Design color_centroid, start of the top module:
module color_centroid
  (
    input         clk,
    input         rst,           
    input  [2:0]  rgbfilter,     
    input         new_frame_i,   
    output [14:0] orig_addr,
    input  [11:0] orig_pxl,
    output        proc_we,
    output [14:0] proc_addr,
    output [11:0] proc_pxl,
    output [7:0]  centroid,
    output        new_centroid,
    output [2:0]  proximity
  );
Size in the first run: ~400 flip-flops, about 73 I/O pins, about 21,000 µm² of cells after synthesis.
clock: 7.69 ns
lec_check: 0
cap_margin: 20
core_margin: 2
core_utilization: 55
cts_cluster_size: 54
max_routing_layer: met5
place_density_lb_addon: 0.08
setup_slack_margin: 0.82
slew_margin: 20
tns_end_percent: 65
run.sh (not shown) runs the stock make flow with config.mk's settings and CLKGATE_MAP_FILE=.
The first run went through all stages and came out clean.
Change:
--- a/flow/config.mk
+++ b/flow/config.mk
@@ -9,8 +9,3 @@
 export CORE_MARGIN = 2
-export CORE_UTILIZATION = 55
-export CTS_CLUSTER_SIZE = 54
-export MAX_ROUTING_LAYER = met5
-export PLACE_DENSITY_LB_ADDON = 0.08
-export SETUP_SLACK_MARGIN = 0.82
+export CORE_UTILIZATION = 40
 export SLEW_MARGIN = 20
-export TNS_END_PERCENT = 65
==> flow/constraint.sdc (replaced) <==
create_clock -name core_clock -period 5.31 [get_ports {clk}]
set_input_delay 1.0620 -clock core_clock [delete_from_list [all_inputs] [get_ports {clk}]]
set_output_delay 1.0620 -clock core_clock [all_outputs]
set_load 0.01 [all_outputs]
What happened: The changed run completed without violations; hold slack got worse by 3.5 ps; synthesized area is unchanged; routed wire length rose by a few percent; final area rose slightly; count of clock-buffer cells in the layout stays the same; global-route usage fell by 5.9 points; register-to-register slack got worse by 1800 ps; die area rose by well over a third.
Change:
--- a/flow/config.mk
+++ b/flow/config.mk
@@ -7,5 +7,8 @@
 export LEC_CHECK = 0
+export ABC_AREA = 1
 export CAP_MARGIN = 20
 export CORE_MARGIN = 2
-export CORE_UTILIZATION = 40
+export CORE_UTILIZATION = 72
+export CTS_CLUSTER_DIAMETER = 309
+export HOLD_SLACK_MARGIN = -0.09
 export SLEW_MARGIN = 20
==> flow/constraint.sdc (replaced) <==
create_clock -name core_clock -period 2.97 [get_ports {clk}]
set_input_delay 0.5940 -clock core_clock [delete_from_list [all_inputs] [get_ports {clk}]]
set_output_delay 0.5940 -clock core_clock [all_outputs]
set_load 0.01 [all_outputs]
Effect: The changed run finished with setup timing left; design area came out higher by 8.3%; via count came out higher by 33%; routed wire length came out higher by 22%; sequential share of layout area came out lower by 3.1 points; utilization came out higher by 41 points; non-clock buffer count came out higher by 148; first-iteration DRC count came out higher by 150%.
Change:
--- a/flow/config.mk
+++ b/flow/config.mk
@@ -7,8 +7,5 @@
 export LEC_CHECK = 0
-export ABC_AREA = 1
 export CAP_MARGIN = 20
 export CORE_MARGIN = 2
-export CORE_UTILIZATION = 72
-export CTS_CLUSTER_DIAMETER = 309
-export HOLD_SLACK_MARGIN = -0.09
+export CORE_UTILIZATION = 70
 export SLEW_MARGIN = 20
==> flow/constraint.sdc (replaced) <==
create_clock -name core_clock -period 4.41 [get_ports {clk}]
set_input_delay 0.8820 -clock core_clock [delete_from_list [all_inputs] [get_ports {clk}]]
set_output_delay 0.8820 -clock core_clock [all_outputs]
set_load 0.01 [all_outputs]
Outcome: The changed run produced a clean layout. Power went down by about a fifth. Wire length went down by about a fifth. First-iteration DRC count went down by well over a third. Worst setup slack gets better by 550 ps.

---

job 7344:
color_centroid again, from the RTL that the note above started with.
Settings: LEC_CHECK=0, ABC_AREA=0, CAP_MARGIN=20, CORE_ASPECT_RATIO=1.04, CORE_MARGIN=2, CORE_UTILIZATION=72, CTS_CLUSTER_SIZE=35, HOLD_SLACK_MARGIN=0.3, MIN_ROUTING_LAYER=met1, PLACE_DENSITY=0.76, SETUP_SLACK_MARGIN=-0.29, SLEW_MARGIN=40; clock period 2.95 ns.
| job 7344 | all stages done | FAIL | negative setup slack |
What job 6626 does differently from job 7344 at the input level:
- removing SETUP_SLACK_MARGIN (formerly -0.29)
- removing PLACE_DENSITY (formerly 0.76)
- removing HOLD_SLACK_MARGIN (formerly 0.3)
- removing CTS_CLUSTER_SIZE (formerly 35)
- removing MIN_ROUTING_LAYER (formerly met1)
- changing SLEW_MARGIN from 40 to 20
- changing ABC_AREA from 0 to 1
- removing CORE_ASPECT_RATIO (formerly 1.04)
- changing the clock period (ns, I/O delays scaled along) from 2.95 to 3.6
## What came out
Destination of the critical timing path: centroid_calc.centroid_o[6] -> job 6626, centroid_calc.centroid_o[7] -> job 7344
Per the comparison of job 6626 with job 7344, first-pass GRT wire length increased by 4.3% relative to the old numbers; part of the total power dissipated in the clock network increased by 10 points relative to the old numbers; fraction of the cycle the final worst path needs decreased by 35 points relative to the old numbers.
[diff] final instance area, job 6626 relative to job 7344: improvement
Job 6626 vs job 7344 — power in sequential cells dropped by more than a quarter
Every run in job 6626 and job 7344 closed cleanly, with the single exception of job 7344.
STATUS run=job 7344 STAGES=ALL_DONE FINAL_CHECKS=FAILED CAUSE=negative setup slack
Relative to job 6626, the following input files were edited for job 9779:
- putting PLACE_DENSITY at 0.65 where nothing was set
- putting CTS_CLUSTER_DIAMETER at 242 where nothing was set
- swapping 3.6 for 3.25 in the clock period (ns, I/O delays scaled along)
==> comparison <==
- Layout checks on job 9779: not met. Flow itself completed; violations: negative setup slack.
- Job 9779 vs job 6626 — mean routed wirelength per cell climbed by a few percent
- Job 9779: worst setup slack after placement is 340 ps lower than what job 6626 reported.
- In job 9779, core utilization of the finished layout is higher than in job 6626.
- Row global-route usage: job 9779 higher / job 6626 lower
- Job 9779 vs. job 6626: final design area excluding fillers now larger, wire length on met2 has increased, overall power after layout picked up an extra 11%, number of setup buffers added after CTS increased 4.
- Relative to job 6626, number of placed cells counting well taps has increased by about 2.5% in job 9779.
- Job 9779 vs. job 6626: multi-input gate share of total cell area moved down, growth of design area from synthesis to finish has increased.
- color_filter.colorpxls_rght_o[8] as the first element of the critical path was reported by job 6626, and color_filter.colorpxls_left_o[12] by job 9779.
Modified inputs, job 8810 compared to job 9779
- CORE_UTILIZATION now 40, was 72
- ABC_AREA no longer set, was 1
- PLACE_DENSITY no longer set, was 0.65
- CTS_CLUSTER_DIAMETER no longer set, was 242
- the clock period (ns, I/O delays scaled along) now 10.0, was 3.25
Notes after the runs:
- Job 8810 reached the final stage; the timing, design-rule and antenna checks on its layout passed.
- The global-route usage of job 8810 is lower than that of job 9779.
- Register-to-register setup slack was lower in the run labelled job 9779.
- Job 8810 vs job 9779 — number of cells on the worst reg-to-reg path dropped about 5%.
- On post-DP HPWL, the lower figure sits with job 8810, not job 9779.
- Synthesis-to-finish area growth is higher on job 9779
- Compare job 8810 and job 9779 | simple-gate share of the synthesized area lower: job 8810
- Against job 9779, job 8810 comes in 6 higher on clock-buffer cell count.

---

Starting RTL as in the previous note.
export LEC_CHECK = 0
export CAP_MARGIN = 10
export CORE_MARGIN = 2
export CORE_UTILIZATION = 54
export CTS_CLUSTER_DIAMETER = 100
export SLEW_MARGIN = 25
create_clock -name core_clock -period 10.0 [get_ports {clk}]
The baseline completed without violations.
Next try:
Settings changed: CAP_MARGIN 10 to 20, CORE_UTILIZATION 54 to 70, CTS_CLUSTER_DIAMETER 100 to default, SLEW_MARGIN 25 to 20.
Clock period 10.0 ns to 7.55 ns, I/O delays scaled along.
- The changed run finished clean
- cell area shrinks slightly
- clock power grows by a quarter to a third
- total power grows by a quarter to a third
- count of clock-buffer cells in the layout shrinks by 1
- wire length grows slightly
- cell count shrinks by a few percent
- via count grows by a few percent
- area after synthesis is unchanged
- global-route usage grows by 7.5 points
Next try:
Settings changed: CORE_UTILIZATION 70 to 40.
Clock period 7.55 ns to 9.44 ns, I/O delays scaled along.
=> Cell count climbs by 11%. Clock skew came out higher by 9.2 ps. Final area increases by 2.1%.
Next try:
Settings changed: CORE_UTILIZATION 40 to 53.
Clock period 9.44 ns to 5.31 ns, I/O delays scaled along.
Effect: Final cell count fell by a few percent; hold slack improves by 31 ps; global-route usage rises by 5.9 points; final area came out lower slightly; clock power rose by well over a third; die area is lower by a quarter to a third; sequential cell count does not change; power rose by well over a third; utilization rose by 14 points; wire length fell slightly.
Next try:
Settings changed: CORE_UTILIZATION 53 to 62.
Clock period 5.31 ns to 5.03 ns, I/O delays scaled along.
The changed run ran to the end with no violations.
Power rose by 5.0%.
Final area went down by 0.35%.
Final cell count shrinks by 2.6%.
Combinational power is higher by about 5%.
Register-to-register slack gets worse by 190 ps.
Via count increases by 2.0%.
Non-clock buffer count goes up by 3.
Routed wire length shrinks by 0.38%.
Next try:
Settings changed: ABC_AREA from default to 1, CORE_UTILIZATION 62 to 70, CTS_CLUSTER_DIAMETER from default to 232.
Clock period 5.03 ns to 5.17 ns, I/O delays scaled along.
Effect:
- power went down by 18%
- final area went up by 3.5%
- critical path depth went up by 4
- via count went up by 20%
- sequential power went down by 11%
- clock power hardly moves
- non-clock buffer count went down by 6
- count of clock-buffer cells in the layout went down by 3
- fmax went up by 20%

---

== build 81 ==
Starting RTL as in the previous note.
Settings: LEC_CHECK=0, CAP_MARGIN=20, CORE_ASPECT_RATIO=0.68, CORE_MARGIN=2, CORE_UTILIZATION=27, MIN_ROUTING_LAYER=met1, SETUP_SLACK_MARGIN=0.59, SLEW_MARGIN=40; clock period 3.12 ns.
Build 81: complete, dirty (setup timing)
Here is what was changed in the inputs of build 96 compared with build 81.
- SLEW_MARGIN changed from 40 to 20
- CORE_ASPECT_RATIO removed (was 0.68)
- SETUP_SLACK_MARGIN removed (was 0.59)
- MIN_ROUTING_LAYER removed (was met1)
- CORE_UTILIZATION changed from 27 to 57
- the clock period (ns, I/O delays scaled along) changed from 3.12 to 2.95
In build 96 the implementation ran to completion but is not tape-out ready, as the final checks report setup timing.
Summary of build 96 over build 81: total cell area at the placement stage has decreased; final number of setup-violating endpoints comparable; met3 layer wire length in the routed design -about 40%; post-cts gate resize count went down 162.
> inputs changed (build 96 -> build 45)
- CORE_UTILIZATION changed from 57 to 72
- ABC_AREA newly set to 1
- CAP_MARGIN changed from 20 to 5
- PLACE_DENSITY newly set to 0.65
- SETUP_SLACK_MARGIN newly set to 0.66
- CTS_CLUSTER_DIAMETER newly set to 242
[summary]
Build 45 did not finish; a tool error ended it in global routing (5_1_grt).
Relative to build 96, synthesis area per yosys has increased by 4.2% in build 45.
Looking only at post-synthesis instance total, and setting everything else aside, the higher value of build 45 and build 96 goes to build 45.
[compare] base=build 96 new=build 45: core box area now smaller; number of gates resized after cts now larger; floorplan die width now smaller; xor/xnor share of the synthesized area now smaller; buffer levels on the longest clock path comparable.
For build 38, these inputs were changed with respect to build 45:
- a change of PLACE_DENSITY from 0.65 to 0.76
- an added CORE_ASPECT_RATIO of 1.04
- a change of CAP_MARGIN from 5 to 20
- a change of ABC_AREA from 1 to 0
- an added MIN_ROUTING_LAYER of met1
- a change of SETUP_SLACK_MARGIN from 0.66 to 0.86
- a deleted CTS_CLUSTER_DIAMETER that had been 242
- a change of SLEW_MARGIN from 20 to 5
- clock tree synthesis (4_1_cts): build 38 exited with error
- Summary — cell count after placement, build 38 relative to build 45: lower, by 574.
- From build 45 to build 38 the numbers moved as follows: post-synthesis cell type count higher, area after synthesis now sits lower, area fraction in mux cells picked up an extra 4.8 points.
- Build 38 against build 45: die size went down by about 4%, area share of and/or/nand/nor cells after synthesis went down by 6.9 points.

---

color_centroid again, from the RTL that the note above started with.
Settings: LEC_CHECK=0, ABC_AREA=1, CAP_MARGIN=20, CORE_ASPECT_RATIO=1.04, CORE_MARGIN=2, CORE_UTILIZATION=72, CTS_CLUSTER_SIZE=15, HOLD_SLACK_MARGIN=-0.05, MIN_ROUTING_LAYER=met1, PLACE_DENSITY=0.73, SETUP_SLACK_MARGIN=0.84, SLEW_MARGIN=40; clock period 3.03 ns.
The starting point ended with an error in 5_1_grt.
Then changed:
ABC_AREA = default   (was 1)
CAP_MARGIN = 0   (was 20)
CTS_CLUSTER_SIZE = default   (was 15)
PLACE_DENSITY = 0.63   (was 0.73)
SETUP_SLACK_MARGIN = -0.25   (was 0.84)
clock period = 3.17 ns   (was 3.03 ns; I/O delays follow)
=> Now the flow ran to the end with violations: negative setup slack; area after synthesis fell by a few percent; die area fell by a few percent; synthesized cell count goes down by about a fifth.

---

== run A ==
color_centroid again, from the RTL that the note above started with.
make LEC_CHECK=0 ABC_AREA=1 CAP_MARGIN=15 CORE_ASPECT_RATIO=1.38 CORE_MARGIN=5 CORE_UTILIZATION=54 CTS_CLUSTER_DIAMETER=100 GPL_TIMING_DRIVEN=0 MAX_ROUTING_LAYER=met5 SETUP_SLACK_MARGIN=2.98 SLEW_MARGIN=10 finish   # period 10.0 ns
Every stage of the flow completed for run A, and the final layout passed the timing, design-rule and antenna checks.
--- input diff run A..run B ---
- clearing ABC_AREA, which used to be 1
- clearing CTS_CLUSTER_DIAMETER, which used to be 100
- swapping 10 for 20 in SLEW_MARGIN
- swapping 5 for 2 in CORE_MARGIN
- swapping 15 for 0 in CAP_MARGIN
- clearing CORE_ASPECT_RATIO, which used to be 1.38
- swapping 54 for 40 in CORE_UTILIZATION
- swapping met5 for met4 in MAX_ROUTING_LAYER
- clearing SETUP_SLACK_MARGIN, which used to be 2.98
- clearing GPL_TIMING_DRIVEN, which used to be 0
==> results <==
- For run B, the destination of the critical timing path was centroid_calc.centroid_o[7]$_DFFE_PP0P_, unlike run A, where it was color_filter.color_threshold$_DFF_P_.
- Diff run A and run B: count of inserted tapcells higher in run B
- Going from run A to run B, the number of buffers other than clock buffers in the final layout was found to have gone down by about 43%.
- On worst setup slack, run B does worse than run A.
- Run B — first-pass iteration count of the detailed router 1 higher, run A as reference
- Taking run A as the reference, in run B leakage power total fell about 7%; via count fell 3,485; worst hold slack fell 3.6 ps; total detailed-routing wirelength fell about 20%.
- Lower first-iteration DRC count was reported by run B, not run A.
Relative to run B, the following input files were edited for run C:
- MAX_ROUTING_LAYER: met4 -> unset
- CAP_MARGIN: 0 -> 20
- SLEW_MARGIN: 20 -> 35
- CORE_UTILIZATION: 40 -> 54
### Flow results
Run C ends up with a number of ordinary and repair buffers in the finished layout that is 1 lower than in run B.
Run B has a higher final critical-path share of the clock period than run C.
Diff run B and run C: register share of the cell area higher in run C

---

Setup of wip/quartz:
color_centroid again, from the RTL that the note above started with.
==> flow/design.v (excerpt) <==
module color_centroid
  (
    input         clk,
    input         rst,           
    input  [2:0]  rgbfilter,     
    input         new_frame_i,   
    output [14:0] orig_addr,
    input  [11:0] orig_pxl,
    output        proc_we,
    output [14:0] proc_addr,
    output [11:0] proc_pxl,
    output [7:0]  centroid,
    output        new_centroid,
    output [2:0]  proximity
  );
  localparam c_img_cols      = 160;
  localparam c_img_rows      = 120;
  localparam c_img_pxls      = c_img_cols * c_img_rows;
  localparam c_nb_img_cols   = 8;
  localparam c_nb_img_rows   = 7;
  localparam c_nb_img_pxls   = 15;
  localparam c_outframe_cols = 16;
  localparam c_outframe_rows = 8;
  localparam c_inframe_cols  = c_img_cols-2*c_outframe_cols;  
  localparam c_inframe_rows  = c_img_rows-2*c_outframe_rows;  
  localparam c_inframe_pxls  = c_inframe_cols * c_inframe_rows;  
  localparam c_nb_inframe_pxls = 14;
  localparam c_hist_bins     = 8;
  localparam c_nb_hist_bins  = 3;
  localparam c_nb_hist_val   = 11;
  localparam c_nb_centroid   = 8;
  localparam c_nb_prox       = 3;
  localparam c_nb_buf_red    = 4;
  localparam c_nb_buf_green  = 4;
  localparam c_nb_buf_blue   = 4;
  localparam c_nb_buf        = 12;
  wire [c_nb_hist_val-1:0] colorpxls_bin0;
  wire [c_nb_hist_val-1:0] colorpxls_bin7;
  wire [c_nb_inframe_pxls-1:0] colorpxls;
  wire [c_nb_inframe_pxls-2:0] colorpxls_left;
  wire [c_nb_inframe_pxls-2:0] colorpxls_rght;
  wire [c_nb_inframe_pxls-2:0] colorpxls_bin012;
  wire [c_nb_inframe_pxls-2:0] colorpxls_bin567;
  wire [c_nb_inframe_pxls-2:0] colorpxls_bin01;
  wire [c_nb_inframe_pxls-2:0] colorpxls_bin67;
  wire new_frame_proc;
  color_proc
    #(
      .c_img_cols     (c_img_cols),
  ...
clock: 3.12 ns
lec_check: 0
cap_margin: 20
cell_pad_in_sites_global_placement: 1
core_aspect_ratio: 0.68
core_margin: 5
core_utilization: 27
min_routing_layer: met1
setup_slack_margin: 0.59
slew_margin: 40
[wip/quartz] flow finished | final checks: failed | reasons: negative setup slack
Inputs modified between wip/quartz and wip/juniper:
- putting CTS_CLUSTER_SIZE at 84 where nothing was set
- putting CELL_PAD_IN_SITES_DETAIL_PLACEMENT at 1 where nothing was set
- swapping 1 for 0 in CELL_PAD_IN_SITES_GLOBAL_PLACEMENT
- swapping 5 for 7 in CORE_MARGIN
- putting TNS_END_PERCENT at 85 where nothing was set
- clearing SETUP_SLACK_MARGIN, which used to be 0.59
- swapping 27 for 45 in CORE_UTILIZATION
### Flow results
As for a clean layout from wip/juniper and wip/quartz, there is none.
wip/juniper: all stages done; final checks FAILED (negative setup slack).
What the final checks of wip/quartz revealed, after a flow that finished every stage, was a layout that fails on negative setup slack.
wip/juniper against wip/quartz: clock period minus worst slack rose by 0.097 ns, fraction of area in multi-input gates held steady, final weighted congestion in routability-driven placement went up 7.4%, layout filler cell count lost 2,568.
The inputs of wip/onyx differ from those of wip/juniper as listed below.
- ABC_AREA newly set to 1
- PLACE_DENSITY newly set to 0.76
- CORE_UTILIZATION changed from 45 to 72
- TNS_END_PERCENT removed (was 85)
- CELL_PAD_IN_SITES_DETAIL_PLACEMENT removed (was 1)
- CELL_PAD_IN_SITES_GLOBAL_PLACEMENT removed (was 0)
- CORE_MARGIN changed from 7 to 2
- CTS_CLUSTER_SIZE removed (was 84)
- SETUP_SLACK_MARGIN newly set to 0.59
- the clock period (ns, I/O delays scaled along) changed from 3.12 to 3.87
Notes after the runs:
No stage failed in wip/onyx, and the final checks on the layout all came back clean. In wip/onyx the number of clock buffers in the layout turned out 3.8% lower than in wip/juniper. When the final numbers for wip/onyx and wip/juniper were put side by side, the synthesized cell count turned out to be greater in wip/onyx. Compared with wip/juniper, wip/onyx shows a higher routing usage on met1. Per the comparison of wip/onyx with wip/juniper, worst setup slack higher, total wire length after detailed routing higher, area taken by multi-input logic gates higher.
Input changes introduced in wip/indigo (baseline for comparison: wip/onyx):
- CORE_ASPECT_RATIO: 0.68 -> 1.04
- SETUP_SLACK_MARGIN: 0.59 -> -0.29
- the clock period (ns, I/O delays scaled along): 3.87 -> 2.95
==> comparison <==
wip/onyx completed every stage of the flow, and the final layout passed the timing, design-rule and antenna checks. Layout checks on wip/indigo: not met. Flow itself completed; violations: negative setup slack. Relative to wip/onyx, the final clock period utilization by the worst path of wip/indigo is higher by 22 points. wip/indigo vs. wip/onyx: fmax went up by 5.9%. On non-clock buffer contribution to total cell area: between wip/onyx and wip/indigo, it ends up lower for wip/onyx. Final total power was higher in wip/indigo than in wip/onyx. Taking wip/onyx as the reference, in wip/indigo final area up about 2.5%; global-route usage now sits lower. The final reports for wip/indigo and wip/onyx show sequential share of layout area lower in the former. Worst hold slack in wip/indigo is 0.017 ns higher than in wip/onyx.
No activity file was given, so power comes from the tool's default toggle rates.
